job 2232:
## ixu_mc_pipe
module ixu_mc_pipe (
    input  wire         core_clock_i,
    input  wire         core_flush_i,
    input  wire  [17:0] data_i,
    input  wire         valid_i,
    output logic        busy_o,
    output wire  [ 5:0] rs1_o,
    output wire  [ 5:0] rs2_o,
    input  wire  [31:0] rs1_data_i,
    input  wire  [31:0] rs2_data_i,
    output wire  [ 4:0] rob_o,
    input  wire  [ 6:0] opcode_i,
    input  wire  [ 6:0] ins_type,
    input  wire         imm_i,
    input  wire  [31:0] immediate_i,
    input  wire  [ 5:0] dest_i,
    output logic [ 5:0] wakeup_dest,
    output logic        wakeup_valid,
    output logic [ 5:0] l_wakeup_dest,
    output logic        l_wakeup_valid,
    output logic [ 5:0] ixu_mc_ex_dest,
    output logic [31:0] ixu_mc_ex_data,
    output logic        ixu_mc_ex_valid,
    output logic [ 5:0] ixu_mc_wb_dest,
    output logic [31:0] ixu_mc_wb_data,
    output logic        ixu_mc_wb_valid,
    output wire  [ 4:0] pmu_ins_id_o,
    output wire         pmu_ins_valid_o
);
==> flow/config.mk <==
export PLATFORM = sky130hd
export DESIGN_NAME = ixu_mc_pipe
export DESIGN_NICKNAME = ixu_mc_pipe
export VERILOG_FILES = /design/flow/design.v
export SDC_FILE = /design/flow/constraint.sdc
export NUM_CORES = 4
export LEC_CHECK = 0
export CAP_MARGIN = 20
export CORE_MARGIN = 2
export CORE_UTILIZATION = 70
export CTS_CLUSTER_SIZE = 37
export SETUP_SLACK_MARGIN = -0.57
export SLEW_MARGIN = 20
==> flow/constraint.sdc <==
create_clock -name core_clock -period 7.18 [get_ports {core_clock_i}]
set_input_delay 1.4360 -clock core_clock [delete_from_list [all_inputs] [get_ports {core_clock_i}]]
set_output_delay 1.4360 -clock core_clock [all_outputs]
set_load 0.01 [all_outputs]
run.sh (not shown) runs the stock make flow with config.mk's settings and CLKGATE_MAP_FILE=.
Status: job 2232 FAILED at 5_1_grt (tool error)
Relative to job 2232, the following input files were edited for job 975:
Settings: SETUP_SLACK_MARGIN now -0.56, was -0.57; CORE_UTILIZATION now 69, was 70.
==> comparison <==
Job 975 completed end to end; final checks failed (setup timing). The die of job 975 is larger than the one used in job 2232. Compared job 975 vs job 2232, and post-place setup slack is down in job 975. Die extent in y delta for job 975 relative to job 2232: 0.71% higher. Job 975 vs. job 2232: number of buffers inserted by post-CTS setup repair went up by 22.
Here is what was changed in the inputs of job 1250 compared with job 975.
Settings: SETUP_SLACK_MARGIN now 0.4, was -0.56; CORE_UTILIZATION now 70, was 69; the clock period (ns, I/O delays scaled along) now 7.38, was 7.18.
- Job 1250 | ERROR | 5_1_grt
- Job 1250 -> job 975: synthesized cell count delta 0, exact match
- Number of levels in the clock H-tree: job 975 vs job 1250 identical
- Job 1250 ended with less total core area than job 975.
- Job 975 has a lower floorplan-stage core utilization than job 1250.
- Number of gates resized after cts is higher on job 1250
- Looking at job 1250 and job 975, the post-synth design cell area is a wash.
- [compare] base=job 975 new=job 1250: post-DP HPWL went up by about 3.7%, cell area after placement was more or less identical, weighted congestion at the end of routability-driven global placement went down by about 1.6%, die footprint went down by 1300 um^2.
Changes in job 1791 relative to job 1250:
Settings: a change of CTS_CLUSTER_SIZE from 37 to 96; a change of CORE_UTILIZATION from 70 to 62; a change of the clock period (ns, I/O delays scaled along) from 7.38 to 6.93.
### Flow results
Job 1791 ran in full, but the layout does not pass; the checks complain about setup timing.
The setup fix buffers added after clock tree synthesis number comes out higher for job 1250 vs job 1791.
Re die area: job 1791 is 13% up on job 1250.
On global placer's final weighted congestion, the higher figure sits with job 1250, not job 1791.
Per the comparison of job 1791 with job 1250, compound-gate portion of the synthesized area held steady, placed wire-length estimate shrank by 1100 um.
Looking at area of the core, job 1791 sits about 13% above job 1250.
Comparing job 1791 and job 1250, the lower number of clock buffers inserted by TritonCTS is on job 1250.
Comparing the two runs side by side, job 1791 comes out ahead of job 1250 on worst setup timing slack at the placement stage.
The following lists how job 2013 was set up differently from job 1791:
Settings: a change of CORE_UTILIZATION from 62 to 40; a deleted CTS_CLUSTER_SIZE that had been 96; a change of the clock period (ns, I/O delays scaled along) from 6.93 to 8.63.
==> comparison <==
Having completed the whole flow, job 2013 delivered a layout that passed the timing, design-rule and antenna checks. Taking job 2013 as 1.0, job 1791 lands at 1.05 on post-layout instance area.


ixu_mc_pipe again, from the RTL that the note above started with.
==> flow/config.mk <==
export PLATFORM = sky130hd
export DESIGN_NAME = ixu_mc_pipe
export DESIGN_NICKNAME = ixu_mc_pipe
export VERILOG_FILES = /design/flow/design.v
export SDC_FILE = /design/flow/constraint.sdc
export NUM_CORES = 4
export LEC_CHECK = 0
export ABC_AREA = 0
export CAP_MARGIN = 30
export CELL_PAD_IN_SITES_DETAIL_PLACEMENT = 2
export CELL_PAD_IN_SITES_GLOBAL_PLACEMENT = 2
export CORE_ASPECT_RATIO = 0.96
export CORE_MARGIN = 7
export CORE_UTILIZATION = 39
export CTS_CLUSTER_SIZE = 98
export GPL_TIMING_DRIVEN = 0
export HOLD_SLACK_MARGIN = 0.29
export MIN_ROUTING_LAYER = met2
export PLACE_DENSITY_LB_ADDON = 0.24
export SETUP_SLACK_MARGIN = 1.29
export SLEW_MARGIN = 25
export TNS_END_PERCENT = 90
==> flow/constraint.sdc <==
create_clock -name core_clock -period 9.35 [get_ports {core_clock_i}]
set_input_delay 1.8700 -clock core_clock [delete_from_list [all_inputs] [get_ports {core_clock_i}]]
set_output_delay 1.8700 -clock core_clock [all_outputs]
set_load 0.01 [all_outputs]
The starting point died in 5_1_grt.
Change:
--- a/flow/config.mk
+++ b/flow/config.mk
@@ -14 +14,2 @@
-export CORE_UTILIZATION = 39
+export CORE_UTILIZATION = 56
+export CTS_CLUSTER_DIAMETER = 343
@@ -15,0 +17 @@
+export GPL_ROUTABILITY_DRIVEN = 0
Now the flow aborted during 3_3_place_gp.
Die size goes down by 29%.
Synthesized cell count is unchanged.
Synthesized area does not change.
Change:
==> flow/config.mk (replaced) <==
export PLATFORM = sky130hd
export DESIGN_NAME = ixu_mc_pipe
export DESIGN_NICKNAME = ixu_mc_pipe
export VERILOG_FILES = /design/flow/design.v
export SDC_FILE = /design/flow/constraint.sdc
export NUM_CORES = 4
export LEC_CHECK = 0
export ABC_AREA = 1
export CAP_MARGIN = 20
export CELL_PAD_IN_SITES_DETAIL_PLACEMENT = 2
export CORE_MARGIN = 2
export CORE_UTILIZATION = 16
export CTS_CLUSTER_SIZE = 98
export GPL_TIMING_DRIVEN = 0
export PLACE_DENSITY_LB_ADDON = 0.24
export SETUP_SLACK_MARGIN = 1.29
export SLEW_MARGIN = 25
==> flow/constraint.sdc (replaced) <==
create_clock -name core_clock -period 4.94 [get_ports {core_clock_i}]
set_input_delay 0.9880 -clock core_clock [delete_from_list [all_inputs] [get_ports {core_clock_i}]]
set_output_delay 0.9880 -clock core_clock [all_outputs]
set_load 0.01 [all_outputs]
After rerunning: This time the run finished with setup timing left. Synthesized cell count went up by about a fifth. Synthesized area went up by a few percent. Die area went up to 3.4 times its value.
Change:
--- a/flow/config.mk
+++ b/flow/config.mk
@@ -8 +8 @@
-export ABC_AREA = 1
+export ABC_AREA = 0
@@ -10 +10 @@
-export CELL_PAD_IN_SITES_DETAIL_PLACEMENT = 2
+export CELL_PAD_IN_SITES_DETAIL_PLACEMENT = 0
@@ -12,3 +12,2 @@
-export CORE_UTILIZATION = 16
-export CTS_CLUSTER_SIZE = 98
-export GPL_TIMING_DRIVEN = 0
+export CORE_UTILIZATION = 70
+export CTS_CLUSTER_SIZE = 14
@@ -17 +16 @@
-export SLEW_MARGIN = 25
+export SLEW_MARGIN = 20
==> flow/constraint.sdc (replaced) <==
create_clock -name core_clock -period 3.74 [get_ports {core_clock_i}]
set_input_delay 0.7480 -clock core_clock [delete_from_list [all_inputs] [get_ports {core_clock_i}]]
set_output_delay 0.7480 -clock core_clock [all_outputs]
set_load 0.01 [all_outputs]
This time the run ended with an error in 5_1_grt, error GRT-0116.
Synthesized cell count fell by 17%.
Area after synthesis fell by 4.8%.
Die area fell by 78%.
